run 1:
## top
module top(
     input wire clk, reset,
     input wire start, si,
     output wire [3:0] an,
     output wire [7:0] sseg
    );
For scale: about 1,900 cells after synthesis, about 270 flip-flops, ~0.013 mm² of cells after synthesis.
Settings: LEC_CHECK=0, ABC_AREA=1, CAP_MARGIN=20, CORE_ASPECT_RATIO=0.92, CORE_MARGIN=2, CORE_UTILIZATION=72, CTS_CLUSTER_DIAMETER=368, CTS_CLUSTER_SIZE=15, PLACE_DENSITY_LB_ADDON=0.05, SETUP_SLACK_MARGIN=0.74, SLEW_MARGIN=40; clock period 2.9 ns.
run.sh (not shown) runs the stock make flow with config.mk's settings and CLKGATE_MAP_FILE=.
Run 1 finished every stage and its layout cleared the timing, DRC and antenna checks.
What run 2 does differently from run 1 at the input level:
- swapping 40 for 20 in SLEW_MARGIN
- swapping 0.74 for 0.72 in SETUP_SLACK_MARGIN
- putting PLACE_DENSITY at 0.39 where nothing was set
- swapping 368 for 96 in CTS_CLUSTER_DIAMETER
- clearing PLACE_DENSITY_LB_ADDON, which used to be 0.05
- swapping 0.92 for 0.88 in CORE_ASPECT_RATIO
- clearing CTS_CLUSTER_SIZE, which used to be 15
- putting GPL_ROUTABILITY_DRIVEN at 0 where nothing was set
## What came out
Delta (run 2 minus run 1): count of unresolved DRC violations after routing has remained practically unchanged; global-route wire length before repair saw an increase; total power now sits higher; number of multi-input combinational cells held; flip-flop and latch share of the layout cell area shows a reduction of 0.83 points. Run 2 vs. run 1: clock share of power went up 6.0 points; post-CTS setup buffer count went down 5.
Here is what was changed in the inputs of run 3 compared with run 2.
- PLACE_DENSITY no longer set, was 0.39
- SETUP_SLACK_MARGIN now 0.73, was 0.72
- CTS_CLUSTER_DIAMETER now 93, was 96
- PLACE_DENSITY_LB_ADDON now 0.08, previously not set
- CORE_ASPECT_RATIO no longer set, was 0.88
Results
- Every stage of the flow completed for run 3, and the final layout passed the timing, DRC and antenna checks.
- Run 3 vs. run 2: final design utilization went down 0.89 points; share of the cycle needed by the critical path after routing went up 1.5 points.
- Taking run 2 as the reference point, the time the worst path needs with I/O delays and setup of run 3 rises by 0.044 ns.
- Run 2 → run 3: fraction of the yosys area taken by sequential cells about even, total number of tap cells fell 6, fraction of cell area in non-clock buffers fell 0.29 points.

Starting RTL as in the previous note.
make LEC_CHECK=0 CAP_MARGIN=15 CELL_PAD_IN_SITES_DETAIL_PLACEMENT=0 CORE_ASPECT_RATIO=0.92 CORE_MARGIN=2 CORE_UTILIZATION=72 CTS_CLUSTER_SIZE=29 HOLD_SLACK_MARGIN=-0.09 MAX_ROUTING_LAYER=met5 PLACE_DENSITY_LB_ADDON=0.01 SETUP_SLACK_MARGIN=0.97 SLEW_MARGIN=20 finish   # period 3.3 ns
The baseline produced a clean layout.
Then changed:
- CAP_MARGIN: 15 -> 20
- CELL_PAD_IN_SITES_DETAIL_PLACEMENT: 0 -> not set
- CORE_ASPECT_RATIO: 0.92 -> not set
- CORE_UTILIZATION: 72 -> 40
- CTS_CLUSTER_SIZE: 29 -> not set
- HOLD_SLACK_MARGIN: -0.09 -> not set
- MAX_ROUTING_LAYER: met5 -> not set
- PLACE_DENSITY_LB_ADDON: 0.01 -> not set
- SETUP_SLACK_MARGIN: 0.97 -> not set
- clock period: 3.3 -> 5.22 ns (I/O delays scaled with it)
Result:
- setup slack is better by 0.94 ns
- combinational power decreases by 49%
- cell area went down by 7.8%
- power came out lower by 38%
- critical path depth fell by 1
- clock-buffer cell count decreases by 4
- clock power falls by 38%
Then changed:
- ABC_AREA: not set -> 1
- CORE_UTILIZATION: 40 -> 72
- CTS_CLUSTER_DIAMETER: not set -> 96
- PLACE_DENSITY: not set -> 0.39
- clock period: 5.22 -> 2.9 ns (I/O delays scaled with it)
=>
- The changed run completed without violations
- sequential power goes up by 81%
- worst setup slack degrades by 0.87 ns
- routed wire length goes up by 15%
- core utilization goes up by 35 points
- final area goes up by 4.8%
- cell count goes up by 16%
- clock power goes up by 69%

top again, from the RTL that the note above started with.
## top
module top(
     input wire clk, reset,
     input wire start, si,
     output wire [3:0] an,
     output wire [7:0] sseg
    );
wire [4:0] dig3_in, dig2_in, dig1_in, dig0_in;
wire [4:0] dig3_out, dig2_out, dig1_out, dig0_out;
LF_counter top_unit
(.clk(clk), .reset(reset), .start(start), .si(si),
.dig3(dig3_in), .dig2(dig2_in), .dig1(dig1_in), .dig0(dig0_in));
my_register register_unit
(.clk(clk), .reset(reset), .data3_in(dig3_in), .data2_in(dig2_in), .data1_in(dig1_in), .data0_in(dig0_in), 
.data3_out(dig3_out), .data2_out(dig2_out), .data1_out(dig1_out), .data0_out(dig0_out));
seg7 seg7_unit
(.clk(clk), .reset(reset), .sseg(sseg), .an(an),
.in3(dig3_out), .in2(dig2_out), .in1(dig1_out), .in0(dig0_out));  
endmodule
export LEC_CHECK = 0
export ABC_AREA = 1
export CAP_MARGIN = 20
export CORE_MARGIN = 2
export CORE_UTILIZATION = 71
export PLACE_DENSITY_LB_ADDON = 0.17
export SLEW_MARGIN = 20
create_clock -name core_clock -period 4.41 [get_ports {clk}]
Change:
ABC_AREA = default   (was 1)
CORE_UTILIZATION = 40   (was 71)
PLACE_DENSITY_LB_ADDON = default   (was 0.17)
clock period = 4.72 ns   (was 4.41 ns; I/O delays follow)
Wire length fell by about 10%.
Combinational power came out lower by 85%.
Clock-buffer cell count rises by 7.
Global-route usage came out lower by 13 points.
Via count falls by about 16%.
Worst setup slack improves by 0.27 ns.
Die area grows by 65%.
Critical path depth decreases by 3.

Setup of main:
Starting RTL as in the previous note.
export LEC_CHECK = 0
export CAP_MARGIN = 15
export CELL_PAD_IN_SITES_DETAIL_PLACEMENT = 0
export CORE_MARGIN = 2
export CORE_UTILIZATION = 72
export CTS_CLUSTER_SIZE = 99
export MAX_ROUTING_LAYER = met5
export PLACE_DENSITY_LB_ADDON = 0.06
export SETUP_SLACK_MARGIN = 0.97
export SLEW_MARGIN = 20
create_clock -name core_clock -period 3.58 [get_ports {clk}]
main went all the way through the flow, and no timing, DRC or antenna check failed.
The inputs of the feature branch differ from those of main as listed below.
- CORE_ASPECT_RATIO: unset -> 0.9
- PLACE_DENSITY_LB_ADDON: 0.06 -> unset
- ABC_AREA: unset -> 1
- SETUP_SLACK_MARGIN: 0.97 -> 0.84
- PLACE_DENSITY: unset -> 0.36
- the clock period (ns, I/O delays scaled along): 3.58 -> 2.9
The final report for the feature branch shows a completed flow and a layout that fails verification, specifically negative setup slack. Per the comparison of the feature branch with main, critical path depth went up 7; cell area went up 1600 µm². Changes observed in the feature branch relative to main: number of instances in the placed design +about 30%, synthesized cell count +30%, final cell count +483, via count +2,491, highest ir drop seen on vdd +about 45%. Lower non-clock buffer count goes to main over the feature branch. Sum of negative setup slack (higher): main. Against main, the feature branch reports a area added between synthesis and finish that is higher. A top power group of clock is what the feature branch shows, while registers belongs to main. The feature branch ends up with a core utilization that is 3.6 points higher than in main.

== quartz ==
top again, from the RTL that the note above started with.
export LEC_CHECK = 0
export ABC_AREA = 1
export CAP_MARGIN = 30
export CORE_ASPECT_RATIO = 0.74
export CORE_MARGIN = 2
export CORE_UTILIZATION = 25
export GPL_ROUTABILITY_DRIVEN = 0
export HOLD_SLACK_MARGIN = 0.19
export MAX_ROUTING_LAYER = met4
export PLACE_DENSITY_LB_ADDON = 0.02
export SETUP_SLACK_MARGIN = -0.08
export SLEW_MARGIN = 35
create_clock -name core_clock -period 10.0 [get_ports {clk}]
quartz: done, clean on timing, DRC and antenna
[inputs] violet vs quartz
- MAX_ROUTING_LAYER no longer set, was met4
- SLEW_MARGIN now 20, was 35
- CORE_UTILIZATION now 72, was 25
- SETUP_SLACK_MARGIN no longer set, was -0.08
- CORE_ASPECT_RATIO no longer set, was 0.74
- PLACE_DENSITY_LB_ADDON no longer set, was 0.02
- CAP_MARGIN now 20, was 30
- HOLD_SLACK_MARGIN no longer set, was 0.19
- GPL_ROUTABILITY_DRIVEN no longer set, was 0
- the clock period (ns, I/O delays scaled along) now 15.4, was 10.0
[summary]
The endpoint of the most critical setup path comes out sseg[0] in one run and sseg[3] in the other, namely in violet and quartz respectively.
violet vs quartz — highest cell delay on the worst timing path dropped 0.05 ns.
In violet, the leakage power came out about 2% below the value in quartz.
violet against quartz: clock-buffer cell count shows a reduction of 34%; area of the chip shows a reduction of 64%; global-route wire length before repair shows a reduction of about 20%; data required time of the critical path shows an increase of 4.32 ns.
violet vs. quartz: filler cell count in the final layout fell by about 80%; final area lower.
Going from quartz to violet, the wire length was found to have gone down by 22%.
Between quartz and violet, the flow reports cell total after placement decreasing by more than 10%.
Share of total power in the clock network: quartz and violet compared, lower one is violet

## P
Starting RTL as in the previous note.
Design top, start of the top module:
module top(
     input wire clk, reset,
     input wire start, si,
     output wire [3:0] an,
     output wire [7:0] sseg
    );
clock: 3.3 ns
lec_check: 0
cap_margin: 15
cell_pad_in_sites_detail_placement: 0
core_aspect_ratio: 1.59
core_margin: 2
core_utilization: 70
cts_cluster_size: 99
hold_slack_margin: 0.26
max_routing_layer: met5
setup_slack_margin: 0.14
slew_margin: 20
> inputs changed (P -> Q)
Settings: an added CELL_PAD_IN_SITES_GLOBAL_PLACEMENT of 1; an added MIN_ROUTING_LAYER of met2; a change of SETUP_SLACK_MARGIN from 0.14 to 0.97; a change of CELL_PAD_IN_SITES_DETAIL_PLACEMENT from 0 to 2; an added TNS_END_PERCENT of 30; a deleted CORE_ASPECT_RATIO that had been 1.59; a change of CORE_UTILIZATION from 70 to 40; a change of the clock period (ns, I/O delays scaled along) from 3.3 to 4.67.
==> results <==
Average detailed-routed wire length per instance came out higher on Q than on P. Non-clock buffer contribution to total cell area: Q vs P down 0.95 points. Q vs P on global-route usage: Q is the higher one. Fraction of area in multi-input gates, P and Q: larger value in P. | logic gate share of total power | P vs Q | ≈ equal |. Q reports a lower headroom to the max-slew limit than P does. Cmp P and Q / layout buffer count excluding clock buffers / higher: P. The pin count of the biggest net entering global routing of Q is lower than that of P.
[inputs] R vs Q
Settings: swapping 0.26 for -0.08 in HOLD_SLACK_MARGIN; swapping 0.97 for 1.07 in SETUP_SLACK_MARGIN; swapping 2 for 0 in CELL_PAD_IN_SITES_DETAIL_PLACEMENT; clearing CELL_PAD_IN_SITES_GLOBAL_PLACEMENT, which used to be 1; clearing MIN_ROUTING_LAYER, which used to be met2; swapping 40 for 72 in CORE_UTILIZATION; clearing TNS_END_PERCENT, which used to be 30; swapping 4.67 for 3.6 in the clock period (ns, I/O delays scaled along).
Notes after the runs:
R finished end to end and its layout was clean on timing, DRC and antenna.
sseg[6] as the timing endpoint of the critical path was reported by Q, and sseg[3] by R.
Compare Q and R | synthesis-to-layout area growth lower: Q
R vs Q — via count dropped 3197.
In the tables for Q and R, number of standard-cell rows in the floorplan reads higher with Q.
Between R and Q, it is R whose number of tap cells added at floorplan is lower, by 44%.
Re critical path depth: no difference whatsoever between Q and R.
Final cell area excluding filler cells grows by a few percent when moving from Q to R.
The worst-case setup margin in the final layout of R falls short of that of Q by 560 ps.
Across both runs, global-route wire length before repair was lower for R than for Q.
Compared with Q, R shows fraction of power consumed by combinational cells higher by 0.2 points.
On insertion delay of the later-clocked pin in the worst-skew pair, Q and R are basically level.
Q reports its highest metal layer used by the detailed router as met5 while R reports met4.
What S does differently from R at the input level:
Settings: a change of CORE_UTILIZATION from 72 to 41; a deleted HOLD_SLACK_MARGIN that had been -0.08; a deleted CTS_CLUSTER_SIZE that had been 99; a deleted SETUP_SLACK_MARGIN that had been 1.07; a deleted CELL_PAD_IN_SITES_DETAIL_PLACEMENT that had been 0; a deleted MAX_ROUTING_LAYER that had been met5; a change of CAP_MARGIN from 15 to 20; a change of the clock period (ns, I/O delays scaled along) from 3.6 to 5.22.
S -> R: area fraction in and, or, nand and nor cells delta 0, exact match. S vs R — sequential power dropped by more than a quarter. Of S and R, it is S that has the lower buffer count excluding the clock tree in the final layout. Per the comparison of S with R, first-pass GRT wire length shows a reduction of 6.5%, number of non-clock inverters shows no meaningful change.
diff inputs: S => T
Settings: swapping 41 for 72 in CORE_UTILIZATION; putting PLACE_DENSITY_LB_ADDON at 0.08 where nothing was set; putting ABC_AREA at 1 where nothing was set; swapping 5.22 for 2.9 in the clock period (ns, I/O delays scaled along).
Results
T vs. S: part of the cycle the worst path needs went up by 14 points; clock group share of total power moved down.
Of T and S, it is T that has the higher layout buffer count excluding clock buffers.
T vs. S: worst setup slack -840 ps, chip area -about 40%.
Summary of the comparison: total setup buffers inserted after CTS is higher in T, relative to S.
T vs S, height of the die went down by about 22%.
S -> T: number of logic gates increased by more than a quarter
In T relative to S, chip width had gone down by more than 10%.
Between S and T, the flow reports final-layout fill cell count decreasing by more than half.
Power is estimated from default activity; no workload was simulated.
